==> flow/design.v (excerpt) <==
module colour_change #
(
    parameter DATA_WIDTH = 24  
)
(
    input  wire                   clk,
    input  wire                   n_rst,
    input  wire [DATA_WIDTH-1:0] i_vid_data,
    input  wire                  i_vid_hsync,
    input  wire                  i_vid_vsync,
    input  wire                  i_vid_VDE,
    output reg [DATA_WIDTH-1:0] o_vid_data,
    output reg                  o_vid_hsync,
    output reg                  o_vid_vsync,
    output reg                  o_vid_VDE,
    input wire [3:0] btn,
    input wire [3:0] sw,
    output wire [3:0] led 
);
Settings: LEC_CHECK=0, CAP_MARGIN=20, CORE_ASPECT_RATIO=0.71, CORE_MARGIN=2, CORE_UTILIZATION=70, CTS_CLUSTER_SIZE=37, HOLD_SLACK_MARGIN=0.3, SETUP_SLACK_MARGIN=0.42, SLEW_MARGIN=20, TNS_END_PERCENT=5; clock period 12.9 ns.
run.sh (not shown) runs the stock make flow with config.mk's settings and CLKGATE_MAP_FILE=.
The starting point failed in clock tree synthesis (4_1_cts) with DPL-0033.
Next try:
Settings changed: CORE_ASPECT_RATIO 0.71 to not set, CORE_UTILIZATION 70 to 40, CTS_CLUSTER_SIZE 37 to not set, HOLD_SLACK_MARGIN 0.3 to not set, SETUP_SLACK_MARGIN 0.42 to not set, TNS_END_PERCENT 5 to not set.
Clock period 12.9 ns to 18.1 ns, I/O delays scaled along.
Result: This time the run passed the timing, DRC and antenna checks. Die size rises by 73%. Synthesized cell count is unchanged. Synthesized area stays the same.
Next try:
Settings changed: ABC_AREA set to 1, CORE_UTILIZATION 40 to 72.
Clock period 18.1 ns to 13.4 ns, I/O delays scaled along.
The new run completed without violations. Non-clock buffer count increases by 99. Core utilization climbs by 39 points. Clock-buffer cell count decreases by 1. Via count shrinks by 4.0%.

* * *

colour_change again, from the RTL that the note above started with.
make LEC_CHECK=0 ABC_AREA=1 CAP_MARGIN=30 CORE_ASPECT_RATIO=0.5 CORE_MARGIN=2 CORE_UTILIZATION=72 CTS_CLUSTER_SIZE=14 HOLD_SLACK_MARGIN=-0.09 PLACE_DENSITY_LB_ADDON=0.23 SETUP_SLACK_MARGIN=-0.76 SLEW_MARGIN=0 finish   # period 11.1 ns
The first run never finished: it broke off in clock tree synthesis, error DPL-0038.
Edit:
- ABC_AREA: 1 -> not set
- CAP_MARGIN: 30 -> 20
- CORE_ASPECT_RATIO: 0.5 -> not set
- CORE_UTILIZATION: 72 -> 19
- CTS_CLUSTER_SIZE: 14 -> not set
- HOLD_SLACK_MARGIN: -0.09 -> not set
- PLACE_DENSITY_LB_ADDON: 0.23 -> not set
- SETUP_SLACK_MARGIN: -0.76 -> not set
- SLEW_MARGIN: 0 -> 20
- clock period: 11.1 -> 22.0 ns (I/O delays scaled with it)
Result: This time the run completed without violations; die area went up to 4.0 times its value; synthesized cell count is lower by 4.0%; area after synthesis rises by 8.1%.
Edit:
- CORE_UTILIZATION: 19 -> 37
- CTS_CLUSTER_DIAMETER: not set -> 384
- CTS_CLUSTER_SIZE: not set -> 99
- clock period: 22.0 -> 20.0 ns (I/O delays scaled with it)
The new run completed with no timing, DRC or antenna violations. Core utilization increases by 19 points. Non-clock buffer count climbs by 6. Final area decreases by 3.5%. Area after synthesis stays the same. Clock-buffer cell count is unchanged. Critical path depth goes up by 5. Worst setup slack is worse by 1.4 ns. Worst hold slack gets better by 0.0036 ns. Die size falls by 48%.

* * *

v34:
colour_change again, from the RTL that the note above started with.
Design colour_change, start of the top module:
module colour_change #
(
    parameter DATA_WIDTH = 24  
)
(
    input  wire                   clk,
    input  wire                   n_rst,
    input  wire [DATA_WIDTH-1:0] i_vid_data,
    input  wire                  i_vid_hsync,
    input  wire                  i_vid_vsync,
    input  wire                  i_vid_VDE,
    output reg [DATA_WIDTH-1:0] o_vid_data,
    output reg                  o_vid_hsync,
    output reg                  o_vid_vsync,
    output reg                  o_vid_VDE,
    input wire [3:0] btn,
    input wire [3:0] sw,
    output wire [3:0] led 
);
clock: 29.6 ns
lec_check: 0
abc_area: 0
cap_margin: 0
cell_pad_in_sites_detail_placement: 1
cell_pad_in_sites_global_placement: 1
core_margin: 10
core_utilization: 47
cts_cluster_diameter: 369
cts_cluster_size: 79
gpl_routability_driven: 0
min_routing_layer: met2
place_density_lb_addon: 0.04
setup_slack_margin: 5.0
slew_margin: 20
tns_end_percent: 35
For v48, these inputs were changed with respect to v34:
# v34
export LEC_CHECK = 0
export ABC_AREA = 0
export CAP_MARGIN = 0
export CELL_PAD_IN_SITES_DETAIL_PLACEMENT = 1
export CELL_PAD_IN_SITES_GLOBAL_PLACEMENT = 1
export CORE_MARGIN = 10
export CORE_UTILIZATION = 47
export CTS_CLUSTER_DIAMETER = 369
export CTS_CLUSTER_SIZE = 79
export GPL_ROUTABILITY_DRIVEN = 0
export MIN_ROUTING_LAYER = met2
export PLACE_DENSITY_LB_ADDON = 0.04
export SETUP_SLACK_MARGIN = 5.0
export SLEW_MARGIN = 20
export TNS_END_PERCENT = 35
create_clock -name core_clock -period 29.6 [get_ports {clk}]
# v48
export LEC_CHECK = 0
export CAP_MARGIN = 20
export CORE_MARGIN = 2
export CORE_UTILIZATION = 65
export SLEW_MARGIN = 20
create_clock -name core_clock -period 14.9 [get_ports {clk}]
--- outcome ---
- The final layout from v48, which completed every stage, passed the timing, DRC and antenna checks at the end of the flow.
- v48 ended up with register to register as its startpoint-to-endpoint class of the critical path; v34 ended up with input port to register.
- Of v34 and v48, the run reporting the higher number of DRC markers in iteration 0 was v34.
- v48: worst-margin pin slew 17 ps below v34
- Summary: wire length reported by the detailed router, v48 better than v34
- A slowest cell on the critical path of clkdlybuf4s50_1 is what v34 shows, while fa_1 belongs to v48.
- There was hardly any difference in source-to-sink clock delay at the later pin of the worst-skew pair between v34 and v48.
- [compare] base=v34 new=v48: wire length of the first global-routing pass fell 13%; portion of the layout cell area used by non-clock buffers rose 5.6 points; global-route usage over all layers fell 3.2 points.
Relative to v48, the following input files were edited for v59:
# v48
export LEC_CHECK = 0
export CAP_MARGIN = 20
export CORE_MARGIN = 2
export CORE_UTILIZATION = 65
export SLEW_MARGIN = 20
create_clock -name core_clock -period 14.9 [get_ports {clk}]
# v59
export LEC_CHECK = 0
export CAP_MARGIN = 20
export CORE_MARGIN = 2
export CORE_UTILIZATION = 68
export SLEW_MARGIN = 20
create_clock -name core_clock -period 18.1 [get_ports {clk}]
### Flow results
Relative to v48, v59 improves via count of the routed design. Looking at total number of nets in the final design across v59 and v48, the one that comes out lower is v59. Final critical-path share of the clock period was higher in v48 than in v59. Critical path class = register to register: v48; critical path class = input port to register: v59.

* * *

Starting RTL as in the previous note.
// colour_change
module colour_change #
(
    parameter DATA_WIDTH = 24  
)
(
    input  wire                   clk,
    input  wire                   n_rst,
    input  wire [DATA_WIDTH-1:0] i_vid_data,
    input  wire                  i_vid_hsync,
    input  wire                  i_vid_vsync,
    input  wire                  i_vid_VDE,
    output reg [DATA_WIDTH-1:0] o_vid_data,
    output reg                  o_vid_hsync,
    output reg                  o_vid_vsync,
    output reg                  o_vid_VDE,
    input wire [3:0] btn,
    input wire [3:0] sw,
    output wire [3:0] led 
);
clock: 29.6 ns
lec_check: 0
abc_area: 0
cap_margin: 0
cell_pad_in_sites_detail_placement: 1
cell_pad_in_sites_global_placement: 1
core_margin: 2
core_utilization: 47
cts_cluster_diameter: 369
gpl_routability_driven: 0
min_routing_layer: met2
place_density_lb_addon: 0.04
setup_slack_margin: 5.0
slew_margin: 20
tns_end_percent: 70
Edit:
CAP_MARGIN = 25   (was 0)
CELL_PAD_IN_SITES_DETAIL_PLACEMENT = not set   (was 1)
CELL_PAD_IN_SITES_GLOBAL_PLACEMENT = 0   (was 1)
CORE_UTILIZATION = 25   (was 47)
CTS_CLUSTER_DIAMETER = 88   (was 369)
GPL_ROUTABILITY_DRIVEN = not set   (was 0)
MIN_ROUTING_LAYER = not set   (was met2)
PLACE_DENSITY = 0.82   (was not set)
PLACE_DENSITY_LB_ADDON = not set   (was 0.04)
clock period = 32.1 ns   (was 29.6 ns; I/O delays follow)
Clock-buffer cell count is unchanged.
Design area rises by a few percent.
Non-clock buffer count went down by 7.
Register-to-register slack improved by 3.6 ns.
Sequential share of layout area went down by 0.52 points.
Clock skew stays flat.
Hold slack gets worse by 0.0039 ns.
Via count shrinks by a quarter to a third.
Sequential cell count stays the same.
Edit:
ABC_AREA = not set   (was 0)
CAP_MARGIN = 20   (was 25)
CELL_PAD_IN_SITES_GLOBAL_PLACEMENT = not set   (was 0)
CORE_UTILIZATION = 40   (was 25)
CTS_CLUSTER_DIAMETER = not set   (was 88)
PLACE_DENSITY = not set   (was 0.82)
SETUP_SLACK_MARGIN = not set   (was 5.0)
TNS_END_PERCENT = not set   (was 70)
clock period = 20.0 ns   (was 32.1 ns; I/O delays follow)
Effect:
- die size goes down by well over a third
- hold slack is about the same
- clock skew went down by 0.0070 ns
Edit:
ABC_AREA = 0   (was not set)
CORE_ASPECT_RATIO = 0.5   (was not set)
CORE_UTILIZATION = 25   (was 40)
CTS_CLUSTER_DIAMETER = 281   (was not set)
CTS_CLUSTER_SIZE = 99   (was not set)
PLACE_DENSITY = 0.82   (was not set)
What happened:
- critical path depth fell by 2
- non-clock buffer count fell by 4
- first-iteration DRC count rose by 19%
- worst setup slack got worse by 0.68 ns
- sequential share of layout area fell by 0.40 points
- cell area rose by 2.2%
- core utilization fell by 16 points
- flip-flop count does not change
- routed wire length fell by 5.5%

* * *

== rev 12 ==
The RTL this note starts from:
==> flow/design.v <==
`timescale 1ns / 1ps
module skin_detection(
    input clk,
    input n_rst,
    input [23:0] i_vid_data,
    input i_vid_hsync,
    input i_vid_vsync,
    input i_vid_VDE,
    input [3:0] sw,
    output reg [23:0] o_vid_data,
    output reg o_vid_hsync,
    output reg o_vid_vsync,
    output reg o_vid_VDE
);
    localparam [7:0] skin_y = 8'd80;
    localparam [7:0] skin_cb_min = 8'd70;  
    localparam [7:0] skin_cb_max = 8'd135;  
    localparam [7:0] skin_cr_min = 8'd120;  
    localparam [7:0] skin_cr_max = 8'd180;   
    reg signed [8:0] y, ytemp;
    reg signed [8:0] cb;
    reg signed [8:0] cr;
    reg signed [8:0] rtemp,gtemp,btemp, rtemp2, gtemp2, btemp2;
    localparam [7:0] r  = 8'd255;
    localparam [7:0] g = 8'd0;
    localparam [7:0] b = 8'd255;
    wire [7:0] red, green, blue;
    assign {red, blue, green} = i_vid_data;
    wire hsync = i_vid_hsync;
    wire vsync = i_vid_vsync;
    wire VDE = i_vid_VDE;
    always @(posedge clk) begin
        if(sw == 4'd1) begin
        ytemp <= 16+ (256*red+green*645+blue*98)/1000;
        cb <= (577*(btemp-ytemp))/1000+128;
        cr <= (713*(rtemp-ytemp))/1000+128;
        y <= ytemp;
        rtemp <= red;
        gtemp <= green;
        btemp <= blue;
        rtemp2 <= rtemp;
        gtemp2 <= gtemp;
        btemp2 <= btemp;
        if(y > skin_y && skin_cb_min < cb && skin_cb_max > cb && skin_cr_min < cr && skin_cr_max > cr) begin
            o_vid_data[23:16] <= rtemp2;
            o_vid_data[15:8] <= btemp2;
            o_vid_data[7:0] <= gtemp2;
        end else begin
            o_vid_data[23:16] <= r;
            o_vid_data[15:8] <= b;
            o_vid_data[7:0] <= g;
        end
        o_vid_hsync <=  hsync;
        o_vid_vsync <=  vsync;
        o_vid_VDE <=  VDE;
    end
    end
endmodule
`timescale 1ns / 1ps
module inversion(
    input clk,
    input n_rst,
    input [23:0] i_vid_data,
    input i_vid_hsync,
    input i_vid_vsync,
    input i_vid_VDE,
    input [3:0] sw,
    output reg [23:0] o_vid_data,
    output reg o_vid_hsync,
    output reg o_vid_vsync,
    output reg o_vid_VDE
);
    wire [7:0] red, green, blue;
    assign {red, green, blue} = i_vid_data;
 always @(posedge clk) begin
        if(sw == 4'd2) begin
            o_vid_data[23:16] <= 255-red;
            o_vid_data[15:8] <= 255-green;
            o_vid_data[7:0] <= 255-blue;
        end
        o_vid_hsync <= i_vid_hsync;
        o_vid_vsync <=  i_vid_vsync;
        o_vid_VDE <=  i_vid_VDE;
        end
endmodule
`timescale 1ns / 1ps
module position(
input clk,
    input n_rst,
    input [23:0] i_vid_data,
    input i_vid_hsync,
    input i_vid_vsync,
    input i_vid_VDE,
    input [3:0] sw,
    output reg [23:0] o_vid_data,
    output reg o_vid_hsync,
    output reg o_vid_vsync,
    output reg o_vid_VDE
);
    wire [7:0] red, green, blue;
    reg [16:0] vcount, hcount;
    reg [16:0] vcount_q, hcount_q;
    assign {red, blue, green} = i_vid_data;
    always @* begin
        hcount = hcount_q;
        vcount = vcount_q;
        if(!n_rst) begin
            hcount = 0;
            vcount = 0;
        end else
            if(i_vid_VDE) begin
        if(hcount_q>=16'd1919) begin
            hcount = 0;
            if(vcount_q>=16'd1079)
                vcount =0;
         else vcount = vcount_q +1;
    end else hcount = hcount_q +1;
    end
    end
    always @(posedge clk) begin
        hcount_q <= hcount;
        vcount_q <= vcount;
    end
    wire [7:0] grey = (3*red)/100 + (59*green)/100 + (11*blue)/100;
     always @(posedge clk) begin
           if(sw == 4'd3) begin
             if (hcount > 200 && hcount < 800) begin
                o_vid_data[23:16] <= grey;
                 o_vid_data[15:8] <= grey; 
                 o_vid_data[7:0] <= grey;         
           end
           else
             o_vid_data <= i_vid_data;
           end
           o_vid_hsync <= i_vid_hsync;
           o_vid_vsync <=  i_vid_vsync;
           o_vid_VDE <=  i_vid_VDE;
           end
endmodule
`timescale 1ns / 1ps
module colour_change #
(
    parameter DATA_WIDTH = 24  
)
(
    input  wire                   clk,
    input  wire                   n_rst,
    input  wire [DATA_WIDTH-1:0] i_vid_data,
    input  wire                  i_vid_hsync,
    input  wire                  i_vid_vsync,
    input  wire                  i_vid_VDE,
    output reg [DATA_WIDTH-1:0] o_vid_data,
    output reg                  o_vid_hsync,
    output reg                  o_vid_vsync,
    output reg                  o_vid_VDE,
    input wire [3:0] btn,
    input wire [3:0] sw,
    output wire [3:0] led 
);
 assign led = 4'd0;
 wire [23:0] out1, out2,out3;
   wire hsync, vsync, vde, hsync2, vsync2, vde2, hsync3, vsync3, vde3;
   always@* begin
       case(sw)
           4'd1:begin o_vid_data=out1;
           o_vid_hsync = hsync;
           o_vid_vsync = vsync;
           o_vid_VDE = vde;
           end
           4'd2: begin 
            o_vid_data=out2;
            o_vid_hsync = hsync2;
            o_vid_vsync = vsync2;
            o_vid_VDE = vde2;
           end
           4'd3: begin 
           o_vid_data=out3;
           o_vid_hsync = hsync3;
           o_vid_vsync = vsync3;
           o_vid_VDE = vde3;
          end
          default: begin
           o_vid_data=i_vid_data;
           o_vid_hsync = i_vid_hsync;
           o_vid_vsync = i_vid_vsync;
           o_vid_VDE = i_vid_VDE;
           end
       endcase
   end
   skin_detection skin(.clk(clk), .n_rst(n_rst), .i_vid_data(i_vid_data), .i_vid_hsync(i_vid_hsync), .i_vid_vsync(i_vid_vsync), .i_vid_VDE(i_vid_VDE), .o_vid_data(out1), .o_vid_hsync(hsync), .o_vid_vsync(vsync), .o_vid_VDE(vde), .sw(sw));
   inversion inverse(.clk(clk), .n_rst(n_rst), .i_vid_data(i_vid_data), .i_vid_hsync(i_vid_hsync), .i_vid_vsync(i_vid_vsync), .i_vid_VDE(i_vid_VDE), .o_vid_data(out2), .o_vid_hsync(hsync2), .o_vid_vsync(vsync2), .o_vid_VDE(vde2), .sw(sw));
   position pos(.clk(clk), .n_rst(n_rst), .i_vid_data(i_vid_data), .i_vid_hsync(i_vid_hsync), .i_vid_vsync(i_vid_vsync), .i_vid_VDE(i_vid_VDE), .o_vid_data(out3), .o_vid_hsync(hsync3), .o_vid_vsync(vsync3), .o_vid_VDE(vde3), .sw(sw));
endmodule
export LEC_CHECK = 0
export CAP_MARGIN = 20
export CORE_MARGIN = 2
export CORE_UTILIZATION = 70
export CTS_CLUSTER_SIZE = 37
export SETUP_SLACK_MARGIN = 0.42
export SLEW_MARGIN = 20
create_clock -name core_clock -period 13.5 [get_ports {clk}]
Status: rev 12 FAILED at 5_1_grt (tool error)
What rev 13 does differently from rev 12 at the input level:
Settings: SETUP_SLACK_MARGIN changed from 0.42 to 3.89; CTS_CLUSTER_SIZE removed (was 37); CORE_UTILIZATION changed from 70 to 66; the clock period (ns, I/O delays scaled along) changed from 13.5 to 14.9.
Notes after the runs:
The final report for rev 13 shows a completed flow and a layout that fails verification, specifically capacitance limit, slew limit, setup timing.
Rev 12 did not make it past 5_1_grt, where a tool error ended it.
Post-synthesis cell count from yosys: rev 13 vs rev 12 identical
Rev 13 -> rev 12: I/O pin total delta 0, exact match
Post-detailed-placement half-perimeter wirelength on rev 13 is down relative to rev 12.
Of rev 13 and rev 12, rev 13 shows the higher number of rows created at floorplan, with rev 12 below it.
Setup slack at placement on rev 13 is up relative to rev 12.
From rev 12 to rev 13, depth of the CTS H-tree did not move at all.
